Setup of JK:
==> flow/design.v <==
`timescale 1ns / 1ps
module Cordic_Machine(clock_pulse, reset, x_input, y_input, z_input, x_output, y_output, z_output, flag);
	input clock_pulse;
	input reset;  
	parameter fractional_bit = 22;
	parameter iteration_number = 22;
	input signed [fractional_bit+2:0] x_input;
	input signed [fractional_bit+2:0] y_input;
	input signed [fractional_bit+2:0] z_input;
	output signed [fractional_bit+2:0] x_output;
	output signed [fractional_bit+2:0] y_output;
	output signed [fractional_bit+2:0] z_output;
	output flag;  
	reg signed [fractional_bit+2:0] x_temp_result;
	reg signed [fractional_bit+2:0] y_temp_result;
	reg signed [fractional_bit+2:0] z_temp_result;
	reg [5:0] counter;  
	wire signed [fractional_bit+2:0] LUT_Atan [0:iteration_number];
	assign LUT_Atan[00] = 25'b000_0010000000000000000000;    
	assign LUT_Atan[01] = 25'b000_0001001011100100000000;   
	assign LUT_Atan[02] = 25'b000_0000100111111011001110;  
	assign LUT_Atan[03] = 25'b000_0000010100010001000100;
	assign LUT_Atan[04] = 25'b000_0000001010001011000011;
	assign LUT_Atan[05] = 25'b000_0000000101000101110101;
	assign LUT_Atan[06] = 25'b000_0000000010100010111101;
	assign LUT_Atan[07] = 25'b000_0000000001010001011111;
	assign LUT_Atan[08] = 25'b000_0000000000101000101111;
	assign LUT_Atan[09] = 25'b000_0000000000010100010111;
	assign LUT_Atan[10] = 25'b000_0000000000001010001011;
	assign LUT_Atan[11] = 25'b000_0000000000000101000101;
	assign LUT_Atan[12] = 25'b000_0000000000000010100010;
	assign LUT_Atan[13] = 25'b000_0000000000000001010001;
	assign LUT_Atan[14] = 25'b000_0000000000000000101000;
	assign LUT_Atan[15] = 25'b000_0000000000000000010100;
	assign LUT_Atan[16] = 25'b000_0000000000000000001010;
	assign LUT_Atan[17] = 25'b000_0000000000000000000101;
	assign LUT_Atan[18] = 25'b000_0000000000000000000010;
	assign LUT_Atan[19] = 25'b000_0000000000000000000001;
	assign LUT_Atan[20] = 25'b000_0000000000000000000000;
	assign LUT_Atan[21] = 25'b000_0000000000000000000000;
	assign LUT_Atan[22] = 25'b000_0000000000000000000000;
	always @(posedge clock_pulse) 
		begin
			if (reset)
				begin
					counter <= 0;
				end
			else if (counter == 0) 
				begin
					x_temp_result <= x_input;
					y_temp_result <= y_input;
					z_temp_result <= z_input;
					counter <= counter +1;
				end
			else 
				begin
					x_temp_result <= z_temp_result[fractional_bit+2] ? x_temp_result + (y_temp_result >>> (counter-1))
																					 : x_temp_result - (y_temp_result >>> (counter-1));
					y_temp_result <= z_temp_result[fractional_bit+2] ? y_temp_result - (x_temp_result >>> (counter-1))
																					 : y_temp_result + (x_temp_result >>> (counter-1));
					z_temp_result <= z_temp_result[fractional_bit+2] ? z_temp_result + LUT_Atan[counter-1]
																					 : z_temp_result - LUT_Atan[counter-1];
					counter <= (counter + 1) % (iteration_number);
				end
		end
	assign flag  = (counter == iteration_number-1) ? 1: 0;
	assign x_output = x_temp_result;
	assign y_output = y_temp_result;
	assign z_output = z_temp_result;
endmodule
Settings: LEC_CHECK=0, CAP_MARGIN=20, CORE_MARGIN=2, CORE_UTILIZATION=57, CTS_CLUSTER_SIZE=58, SETUP_SLACK_MARGIN=-0.43, SLEW_MARGIN=20; clock period 4.21 ns.
run.sh (not shown) runs the stock make flow with config.mk's settings and CLKGATE_MAP_FILE=.
Seen in the log of JK: GRT-0232 during 5_1_grt, after which the run never completed.
diff inputs: JK => MS
Settings: SETUP_SLACK_MARGIN removed (was -0.43); CORE_UTILIZATION changed from 57 to 44; CTS_CLUSTER_SIZE removed (was 58); the clock period (ns, I/O delays scaled along) changed from 4.21 to 4.61.
Results
Among JK and MS, the run that stopped before the end is JK, and it is the only one. The flow ended early for JK: it failed with a tool error in 5_1_grt. Between MS and JK, placeable core area is higher for MS, JK comes in under that. Summed standard-cell area reported by yosys: JK vs MS — no meaningful difference. Worst slack at placement on MS is ahead of JK. Going from JK to MS, synthesized cell count neither gained nor lost much; xor and xnor area share after synthesis ~0 delta; full die area saw an increase. Re proportion of register bits with asynchronous set or reset after synthesis: no difference whatsoever between MS and JK. Summary of the comparison: sum of net half-perimeters after detailed placement is higher in MS, relative to JK.
[inputs] AL vs MS
Settings: CORE_UTILIZATION changed from 44 to 40; the clock period (ns, I/O delays scaled along) changed from 4.61 to 6.0.
Results
AL: done, clean on timing, DRC and antenna
AL: final setup slack of the worst path higher than MS
Looking at via density per instance, AL sits about 2.2% above MS.
Note that the die area recorded for AL amounts to 1.10 times the value seen in MS.
Per the comparison of AL with MS, cell total after placement decreased by about 12% relative to the old numbers; achievable frequency went down 4.2%; die outline width up 8.2 um; growth of design area from synthesis to finish dropped 25 points.
Comparing AL with MS, the register cell area after layout came out essentially unchanged.
What AL reported for total vias in the final route has to be multiplied by 1.12 to get the figure for MS.
| final design utilization | AL vs MS | 17 points lower |
In the tables for MS and AL, worst slack at placement reads lower with MS.
Input changes introduced in TR (baseline for comparison: AL):
Settings: a change of CORE_UTILIZATION from 40 to 49; an added ABC_AREA of 0; an added SETUP_SLACK_MARGIN of -0.05; a change of the clock period (ns, I/O delays scaled along) from 6.0 to 4.98.
### Flow results
Layout checks on TR: not met. Flow itself completed; violations: negative setup slack. Count of clock-buffer cells in the layout: higher on AL. Compared with AL, in TR number of cells on the critical path decreased 2, number of global-route vias before repair increased 2362. The final reports for TR and AL show fraction of the core area covered by cells at the end of the flow higher in the former. Relative to AL, met2 routing resource usage after global routing has increased by 19 points in TR. Relative to AL, the power density over cell area of TR is higher by about 28%. TR vs. AL: cell count grew by 253; arithmetic-cell share of the synthesized area counting full adders, half adders and majority gates ~0 delta; largest vdd supply drop +0.52 mV; multi-input gate area in the final layout moved up.
The following lists how PW was set up differently from TR:
Settings: swapping 0 for 1 in ABC_AREA; swapping 2 for 5 in CORE_MARGIN; swapping -0.05 for -0.23 in SETUP_SLACK_MARGIN; putting HOLD_SLACK_MARGIN at -0.1 where nothing was set; swapping 49 for 55 in CORE_UTILIZATION.
==> comparison <==
Summary: post-route cell area, PW better than TR. Between PW and TR, the power per unit of standard cell area is higher for TR. Against TR, via count in PW rose slightly. The final report for PW shows a completed flow and a layout that fails verification, specifically negative setup slack. Summary — global-route usage, PW relative to TR: lower, by 7.7 points. Area figure in the yosys stat output went up slightly going from TR to PW. Delta (PW minus TR): wire length fell about 18%, post-layout minimum cycle time fell 0.63 ns, post-route total power fell 21%. For TR, the startpoint of the most critical setup path was counter[0], unlike PW, where it was counter[1].
Power is estimated from default activity; no workload was simulated.
